// MazeRunner
module MazeRunner(clk,RST_n,SS_n,MOSI,MISO,SCLK,PWMR,PWML,
                  DIRR,DIRL,IR_EN,BMPL_n,BMPR_n,buzz,
				  buzz_n,RX,LED);
For scale: ~2200 cells after synthesis, about 22000 um^2 of cells after synthesis.
Settings: LEC_CHECK=0, CAP_MARGIN=25, CELL_PAD_IN_SITES_DETAIL_PLACEMENT=1, CORE_ASPECT_RATIO=1.32, CORE_MARGIN=8, CORE_UTILIZATION=18, CTS_CLUSTER_DIAMETER=398, GPL_TIMING_DRIVEN=0, HOLD_SLACK_MARGIN=0.11, MAX_ROUTING_LAYER=met4, PLACE_DENSITY_LB_ADDON=0.15, SETUP_SLACK_MARGIN=2.27, SLEW_MARGIN=35, TNS_END_PERCENT=95; clock period 10.0 ns.
run.sh (not shown) runs the stock make flow with config.mk's settings and CLKGATE_MAP_FILE=.
The baseline ran to the end with no violations.
Change:
- CAP_MARGIN: 25 -> 20
- CELL_PAD_IN_SITES_DETAIL_PLACEMENT: 1 -> default
- CORE_ASPECT_RATIO: 1.32 -> default
- CORE_MARGIN: 8 -> 2
- CORE_UTILIZATION: 18 -> 40
- CTS_CLUSTER_DIAMETER: 398 -> default
- GPL_ROUTABILITY_DRIVEN: default -> 0
- GPL_TIMING_DRIVEN: 0 -> default
- HOLD_SLACK_MARGIN: 0.11 -> default
- MAX_ROUTING_LAYER: met4 -> default
- PLACE_DENSITY_LB_ADDON: 0.15 -> default
- SETUP_SLACK_MARGIN: 2.27 -> -0.12
- SLEW_MARGIN: 35 -> 20
- TNS_END_PERCENT: 95 -> default
Outcome: Final area goes down by 7.4%; clock-buffer cell count fell by 16; area after synthesis does not change; sequential power is about the same; total power drops by 5.7%; clock skew went down by 0.023 ns.

---

Starting RTL as in the previous note.
==> flow/config.mk <==
export PLATFORM = sky130hd
export DESIGN_NAME = MazeRunner
export DESIGN_NICKNAME = MazeRunner
export VERILOG_FILES = /design/flow/design.v
export SDC_FILE = /design/flow/constraint.sdc
export NUM_CORES = 4
export LEC_CHECK = 0
export CAP_MARGIN = 20
export CORE_MARGIN = 4
export CORE_UTILIZATION = 35
export CTS_CLUSTER_DIAMETER = 201
export GPL_TIMING_DRIVEN = 0
export MIN_ROUTING_LAYER = met1
export PLACE_DENSITY_LB_ADDON = 0.24
export SETUP_SLACK_MARGIN = -0.44
export SLEW_MARGIN = 35
==> flow/constraint.sdc <==
create_clock -name core_clock -period 4.64 [get_ports {clk}]
set_input_delay 0.9280 -clock core_clock [delete_from_list [all_inputs] [get_ports {clk}]]
set_output_delay 0.9280 -clock core_clock [all_outputs]
set_load 0.01 [all_outputs]
The first run produced a layout that fails on setup timing.
Edit:
CORE_MARGIN = 2   (was 4)
CORE_UTILIZATION = 19   (was 35)
CTS_CLUSTER_DIAMETER = not set   (was 201)
GPL_TIMING_DRIVEN = not set   (was 0)
MIN_ROUTING_LAYER = not set   (was met1)
PLACE_DENSITY = 0.6   (was not set)
PLACE_DENSITY_LB_ADDON = not set   (was 0.24)
SETUP_SLACK_MARGIN = not set   (was -0.44)
SLEW_MARGIN = 20   (was 35)
clock period = 7.84 ns   (was 4.64 ns; I/O delays follow)
Outcome: Now the flow passed the timing, DRC and antenna checks; cell area drops by 4.8%; wire length drops by 8.9%; count of clock-buffer cells in the layout drops by 6; combinational power drops by 49%; die size climbs by 77%; total power drops by 42%; global-route usage drops by 7.3 points; non-clock buffer count drops by 143; core utilization drops by 21 points.
Edit:
ABC_AREA = 1   (was not set)
CORE_UTILIZATION = 70   (was 19)
clock period = 5.68 ns   (was 7.84 ns; I/O delays follow)
With this change the flow ran to the end with violations: setup timing.
Power rose by a quarter to a third.
Clock skew shrinks by 0.018 ns.
Non-clock buffer count rises by 52.
Wire length goes up by a few percent.
Core utilization rose by 58 points.
Setup slack loses 1.0 ns.
Final cell count decreases by about a fifth.
Clock power went up by a quarter to a third.
Design area went down slightly.
First-iteration DRC count is higher by a quarter to a third.
Flip-flop count does not change.
Edit:
ABC_AREA = not set   (was 1)
CORE_UTILIZATION = 20   (was 70)
clock period = 10.1 ns   (was 5.68 ns; I/O delays follow)
What happened: The new run ran to the end with no violations; power falls by 41%; core utilization falls by 57 points; final cell count rises by 20%; design area rises by 0.47%; wire length falls by 5.9%; die area rises to 3.4 times its value; setup slack improved by 2.0 ns.
Edit:
CORE_UTILIZATION = 40   (was 20)
clock period = 7.84 ns   (was 10.1 ns; I/O delays follow)
=>
- worst setup slack is worse by 1.0 ns
- hold slack barely changes
- final area fell by 3.1%
- total power rose by 32%
- routed wire length rises by 2.3%
- clock skew falls by 0.011 ns
- clock power came out higher by 35%
- synthesized area stays the same
- combinational power increases by 28%
- utilization increases by 22 points
- via count increases by 1.8%
Edit:
CORE_UTILIZATION = 59   (was 40)
PLACE_DENSITY = not set   (was 0.6)
SETUP_SLACK_MARGIN = 1.93   (was not set)
clock period = 7.16 ns   (was 7.84 ns; I/O delays follow)
Combinational power rises by 11%.
Wire length rises by 9.8%.
Worst setup slack improves by 0.58 ns.
Total power rises by about 7%.

---

Starting RTL as in the previous note.
Settings: LEC_CHECK=0, ABC_AREA=1, CAP_MARGIN=20, CORE_MARGIN=2, CORE_UTILIZATION=72, CTS_CLUSTER_SIZE=74, MAX_ROUTING_LAYER=met4, PLACE_DENSITY_LB_ADDON=0.19, SETUP_SLACK_MARGIN=1.39, SLEW_MARGIN=0; clock period 5.12 ns.
The starting point finished but fails on setup timing.
Rerun with:
ABC_AREA = unset   (was 1)
CTS_CLUSTER_SIZE = unset   (was 74)
MAX_ROUTING_LAYER = unset   (was met4)
PLACE_DENSITY = 0.65   (was unset)
PLACE_DENSITY_LB_ADDON = unset   (was 0.19)
SETUP_SLACK_MARGIN = 1.76   (was 1.39)
SLEW_MARGIN = 20   (was 0)
clock period = 7.0 ns   (was 5.12 ns; I/O delays follow)
What happened:
- With this change the flow ran to the end with no violations
- total power went down by 26%
- via count is lower by 20%
- clock-buffer cell count came out higher by 2
- setup slack gets better by 2200 ps
- area after synthesis came out lower by 1.5%
- final area shrinks by 8.5%
- flip-flop count does not change
- worst hold slack is about the same
- wire length falls by 32%
- core utilization decreases by 7.2 points
Rerun with:
ABC_AREA = 1   (was unset)
CTS_CLUSTER_SIZE = 74   (was unset)
PLACE_DENSITY = 0.37   (was 0.65)
SETUP_SLACK_MARGIN = unset   (was 1.76)
clock period = 5.0 ns   (was 7.0 ns; I/O delays follow)
Now the flow ran to the end with violations: setup timing.
Utilization came out higher by 2.5 points.
Worst setup slack degrades by 1900 ps.
Final area came out higher by 3.8%.
Global-route usage rose by 1.1 points.
Routed wire length came out higher by 13%.
Power rises by 41%.
Via count increases by 12%.
Rerun with:
MAX_ROUTING_LAYER = met4   (was unset)
PLACE_DENSITY = 0.36   (was 0.37)
SETUP_SLACK_MARGIN = 0.49   (was unset)
clock period = 5.12 ns   (was 5.0 ns; I/O delays follow)
The new run finished but fails on setup timing.
Wire length rises by 0.96%.
Final area stays flat.
Register-to-register slack degrades by 50 ps.
Total power came out lower by 1.2%.
Worst hold slack gets worse by 11 ps.
Global-route usage grows by 2.1 points.
Critical path depth went up by 2.
Area after synthesis is unchanged.
Die area stays the same.
Rerun with:
CTS_CLUSTER_SIZE = unset   (was 74)
MAX_ROUTING_LAYER = unset   (was met4)
PLACE_DENSITY = 0.37   (was 0.36)
SETUP_SLACK_MARGIN = unset   (was 0.49)
clock period = 5.28 ns   (was 5.12 ns; I/O delays follow)
The new run finished but fails on setup timing.
Routed wire length is lower by roughly a tenth.
Non-clock buffer count is lower by 38.
Cell area is lower by a few percent.
Combinational power shrinks by roughly a tenth.
Rerun with:
PLACE_DENSITY = unset   (was 0.37)
PLACE_DENSITY_LB_ADDON = 0.19   (was unset)
clock period = 5.09 ns   (was 5.28 ns; I/O delays follow)
What happened:
- The changed run produced a layout that fails on setup timing
- routed wire length went up by 10%
- cell area went up by 1.6%
- synthesized cell count is unchanged
- die area stays the same

---

MazeRunner again, from the RTL that the note above started with.
clock: 6.24 ns
lec_check: 0
abc_area: 1
cap_margin: 20
cell_pad_in_sites_detail_placement: 0
core_margin: 2
core_utilization: 27
min_routing_layer: met2
place_density_lb_addon: 0.17
setup_slack_margin: 0.47
slew_margin: 15
The baseline completed with no timing, DRC or antenna violations.
Then changed:
--- a/flow/config.mk
+++ b/flow/config.mk
@@ -6,11 +6,10 @@
 export NUM_CORES = 4
 export LEC_CHECK = 0
-export ABC_AREA = 1
 export CAP_MARGIN = 20
 export CELL_PAD_IN_SITES_DETAIL_PLACEMENT = 0
 export CORE_MARGIN = 2
-export CORE_UTILIZATION = 27
-export MIN_ROUTING_LAYER = met2
+export CORE_UTILIZATION = 69
+export MIN_ROUTING_LAYER = met1
 export PLACE_DENSITY_LB_ADDON = 0.17
 export SETUP_SLACK_MARGIN = 0.47
-export SLEW_MARGIN = 15
+export SLEW_MARGIN = 20
==> flow/constraint.sdc (replaced) <==
create_clock -name core_clock -period 6.83 [get_ports {clk}]
set_input_delay 1.3660 -clock core_clock [delete_from_list [all_inputs] [get_ports {clk}]]
set_output_delay 1.3660 -clock core_clock [all_outputs]
set_load 0.01 [all_outputs]
Outcome: The changed run ran to the end with no violations; flip-flop count stays the same; synthesized area goes down slightly; via count goes down by a quarter to a third; global-route usage goes up by 10 points; worst setup slack is better by 0.14 ns.

---

MazeRunner again, from the RTL that the note above started with.
// MazeRunner
module MazeRunner(clk,RST_n,SS_n,MOSI,MISO,SCLK,PWMR,PWML,
                  DIRR,DIRL,IR_EN,BMPL_n,BMPR_n,buzz,
				  buzz_n,RX,LED);
make LEC_CHECK=0 ABC_AREA=0 CAP_MARGIN=15 CELL_PAD_IN_SITES_DETAIL_PLACEMENT=1 CORE_ASPECT_RATIO=0.72 CORE_MARGIN=4 CORE_UTILIZATION=23 MIN_ROUTING_LAYER=met1 PLACE_DENSITY_LB_ADDON=0.17 SETUP_SLACK_MARGIN=-0.24 SLEW_MARGIN=20 finish   # period 8.92 ns
Rerun with:
==> flow/config.mk (replaced) <==
export PLATFORM = sky130hd
export DESIGN_NAME = MazeRunner
export DESIGN_NICKNAME = MazeRunner
export VERILOG_FILES = /design/flow/design.v
export SDC_FILE = /design/flow/constraint.sdc
export NUM_CORES = 4
export LEC_CHECK = 0
export CAP_MARGIN = 20
export CORE_MARGIN = 2
export CORE_UTILIZATION = 68
export SLEW_MARGIN = 20
==> flow/constraint.sdc (replaced) <==
create_clock -name core_clock -period 5.09 [get_ports {clk}]
set_input_delay 1.0180 -clock core_clock [delete_from_list [all_inputs] [get_ports {clk}]]
set_output_delay 1.0180 -clock core_clock [all_outputs]
set_load 0.01 [all_outputs]
What happened: With this change the flow reached the layout checks and failed them: negative setup slack. Area after synthesis does not change. Die area goes down by 66%. Flip-flop count does not change. Sequential power goes up by 75%. Cell count goes down by 19%. Utilization goes up by 56 points. Setup slack got worse by 2.1 ns.
Rerun with:
--- a/flow/config.mk
+++ b/flow/config.mk
@@ -10 +10 @@
-export CORE_UTILIZATION = 68
+export CORE_UTILIZATION = 67
==> flow/constraint.sdc (replaced) <==
create_clock -name core_clock -period 5.12 [get_ports {clk}]
set_input_delay 1.0240 -clock core_clock [delete_from_list [all_inputs] [get_ports {clk}]]
set_output_delay 1.0240 -clock core_clock [all_outputs]
set_load 0.01 [all_outputs]
- The new run produced a layout that fails on negative setup slack
- global-route usage goes up by 0.88 points
- via count goes up by 2.1%
- non-clock buffer count goes up by 35
- total power goes up by 5.6%
- sequential share of layout area goes down by 0.79 points
- worst hold slack loses 0.0048 ns
- area after synthesis is unchanged
- final cell count goes up by 2.8%
- clock-buffer cell count goes down by 5
Power is estimated from default activity; no workload was simulated.
